Setup of tundra:
## processor
module processor(
  input clk,
  input rst,
  input [31:0] instruction,
  output [31:0] instruction_addr);
For scale: roughly 1,100 flip-flops.
==> flow/config.mk <==
export PLATFORM = sky130hd
export DESIGN_NAME = processor
export DESIGN_NICKNAME = processor
export VERILOG_FILES = /design/flow/design.v
export SDC_FILE = /design/flow/constraint.sdc
export NUM_CORES = 4
export LEC_CHECK = 0
export CAP_MARGIN = 20
export CORE_MARGIN = 2
export CORE_UTILIZATION = 64
export SLEW_MARGIN = 20
==> flow/constraint.sdc <==
create_clock -name core_clock -period 9.05 [get_ports {clk}]
set_input_delay 1.8100 -clock core_clock [delete_from_list [all_inputs] [get_ports {clk}]]
set_output_delay 1.8100 -clock core_clock [all_outputs]
set_load 0.01 [all_outputs]
run.sh (not shown) runs the stock make flow with config.mk's settings and CLKGATE_MAP_FILE=.
Layout checks on tundra: not met. Flow itself completed; violations: setup timing.
diff inputs: tundra => fjord
Settings: MAX_ROUTING_LAYER newly set to met4; CORE_UTILIZATION changed from 64 to 24; CTS_CLUSTER_SIZE newly set to 16; CAP_MARGIN changed from 20 to 40; ABC_AREA newly set to 1; CTS_CLUSTER_DIAMETER newly set to 290; CELL_PAD_IN_SITES_DETAIL_PLACEMENT newly set to 2; the clock period (ns, I/O delays scaled along) changed from 9.05 to 12.5.
Results
- None of the runs tundra and fjord ends with a clean layout.
- STATUS run=tundra STAGES=ALL_DONE FINAL_CHECKS=FAILED CAUSE=setup timing
- Going from tundra to fjord, number of placement rows moved up; mux contribution to synthesized area fell by 20 points; global-route usage over all layers moved down.
The inputs of zinc differ from those of fjord as listed below.
Settings: setting HOLD_SLACK_MARGIN to -0.09 for the first time; removing CTS_CLUSTER_SIZE (formerly 16); setting SETUP_SLACK_MARGIN to -0.42 for the first time; changing CORE_UTILIZATION from 24 to 72; setting TNS_END_PERCENT to 40 for the first time; removing CELL_PAD_IN_SITES_DETAIL_PLACEMENT (formerly 2); removing ABC_AREA (formerly 1); removing CTS_CLUSTER_DIAMETER (formerly 290); changing CAP_MARGIN from 40 to 20; changing the clock period (ns, I/O delays scaled along) from 12.5 to 6.9.
### Flow results
Area of the synthesized netlist per yosys stat | zinc below fjord. Run status, zinc: aborted in global routing (5_1_grt), error GRT-0116. zinc has area after synthesis below what fjord had. Of zinc and fjord, the run reporting the higher placement-stage cell area was fjord.
#### Input delta (delta over zinc)
Settings: PLACE_DENSITY now 0.6, previously not set; CORE_UTILIZATION now 27, was 72; SETUP_SLACK_MARGIN no longer set, was -0.42; TNS_END_PERCENT no longer set, was 40; MAX_ROUTING_LAYER no longer set, was met4; HOLD_SLACK_MARGIN no longer set, was -0.09; the clock period (ns, I/O delays scaled along) now 12.3, was 6.9.
delta completed every stage of the flow, and the final layout passed the timing, design-rule and antenna checks.
Reported for zinc and delta, hold-fix buffer count after cts turned out identical to the last digit.
Buffer count from post-CTS setup fixing: delta < zinc
The area of the placeable core in delta was higher than what zinc gave.
Re synthesized area: no difference whatsoever between zinc and delta.
Across both runs, chip height was higher for delta than for zinc.
Area share of fa/ha/maj cells after synthesis came out exactly the same in zinc and delta.
From zinc to delta, buffer levels on the longest clock path did not move at all.
zinc fits on a die that is smaller than the die of delta.

* * *

job 4246:
Starting RTL as in the previous note.
==> flow/design.v (excerpt) <==
module processor(
  input clk,
  input rst,
  input [31:0] instruction,
  output [31:0] instruction_addr);
  wire b, w, i;
  wire [4:0] op;
  wire [4:0] imm;
  wire [4:0] dst1;
  wire [4:0] src1;
  wire [4:0] src2;
  wire [31:0] alu_out;
  wire [31:0] t1;
  wire [31:0] v1;
  wire [31:0] v2;
  assign t1 = i ? alu_out : imm;
  reg [31:0] pc;
  assign instruction_addr = pc;
  always @(posedge clk) begin
    if (rst)
      pc <= 0;
    else if (b)
      pc <= pc + t1;
    else
      pc <= pc + 1;
  end
  mem_registradores R(
    clk,
    w,
    dst1,
    src1,
    src2,
    v1,
    v2,
    t1);
  alu A(
    v1,
    v2,
    op,
    alu_out);
  inst_decoder D(
    instruction, 
    b, 
    w, 
    op, 
    i, 
    imm, 
    dst1, 
    src1, 
    src2);
  endmodule
==> flow/config.mk <==
export PLATFORM = sky130hd
export DESIGN_NAME = processor
export DESIGN_NICKNAME = processor
export VERILOG_FILES = /design/flow/design.v
export SDC_FILE = /design/flow/constraint.sdc
export NUM_CORES = 4
export LEC_CHECK = 0
export CAP_MARGIN = 20
export CORE_MARGIN = 2
export CORE_UTILIZATION = 70
export CTS_CLUSTER_SIZE = 36
export SLEW_MARGIN = 20
==> flow/constraint.sdc <==
create_clock -name core_clock -period 10.7 [get_ports {clk}]
set_input_delay 2.1400 -clock core_clock [delete_from_list [all_inputs] [get_ports {clk}]]
set_output_delay 2.1400 -clock core_clock [all_outputs]
set_load 0.01 [all_outputs]
The layout from job 4246, despite a flow that completed every stage, fails the layout checks, with the failing checks listed as negative setup slack.
The following lists how job 2193 was set up differently from job 4246:
- CTS_CLUSTER_SIZE: 36 -> 98
- PLACE_DENSITY: unset -> 0.6
- CORE_UTILIZATION: 70 -> 72
- CORE_ASPECT_RATIO: unset -> 1.31
- ABC_AREA: unset -> 1
- the clock period (ns, I/O delays scaled along): 10.7 -> 5.69
==> comparison <==
Changes observed in job 2193 relative to job 4246: die outline height higher; placed instance area has increased. Post-synthesis net count (job 2193 vs. job 4246) increases by more than half. Looking at post-synthesis mux area share, job 2193 sits 20 points below job 4246. The run showing the greater cell count after synthesis is job 2193. The xor/xnor share of the synthesized area of job 2193 falls short of that of job 4246 by 1.3 points. Status: job 2193 FAILED at global routing (tool error).
### job 2193 -> job 4473
- CTS_CLUSTER_SIZE no longer set, was 98
- ABC_AREA no longer set, was 1
- CORE_ASPECT_RATIO no longer set, was 1.31
- PLACE_DENSITY no longer set, was 0.6
- CORE_UTILIZATION now 64, was 72
- the clock period (ns, I/O delays scaled along) now 8.36, was 5.69
==> comparison <==
The flow completed for job 4473, but it is not clean: the layout still shows negative setup slack. Post-synth net total (lower): job 4473. Diff job 4473..job 2193 | number of buffer cells added on primary ports | unchanged. Looking at synthesis area per yosys across job 2193 and job 4473, the one that comes out lower is job 4473. Measured against job 4473, the vertical die dimension of job 2193 comes out at 1.11 times the reference value. Relative to job 2193, the number of buffers inserted to repair setup after CTS measured on job 4473 has decreased by more than a quarter. Note that the count of placed standard cells including taps recorded for job 2193 amounts to 1.5 times the value seen in job 4473. As of job 4473, width of the die had risen by more than 10% compared to job 2193. Diff job 2193 -> job 4473: basic-gate share of the synthesized area counting and, or, nand and nor cells shrank by 18 points; post-synthesis instance area shrank by about 6.6%.
Edits applied to the flow inputs when going from job 4473 to job 4198:
- a change of CORE_UTILIZATION from 64 to 40
- an added PLACE_DENSITY of 0.6
- a change of the clock period (ns, I/O delays scaled along) from 8.36 to 12.3
Job 4198 finished all stages; the layout is clean. [compare] base=job 4473 new=job 4198: via count lower, worst hold slack went down by 0.0035 ns. Changes observed in job 4198 relative to job 4473: wire length of the first global-routing pass saw a decrease; logic share of the area increased by 0.53 points relative to the old numbers; core utilization shrank by 33 points; via-per-instance ratio -1.1; synthesis-to-layout area growth went down. The higher die width came out of job 4198. Going from job 4473 to job 4198, synthesized cell count roughly the same. Relative to job 4473, combined global-route utilization of all metal layers has gone down in job 4198.
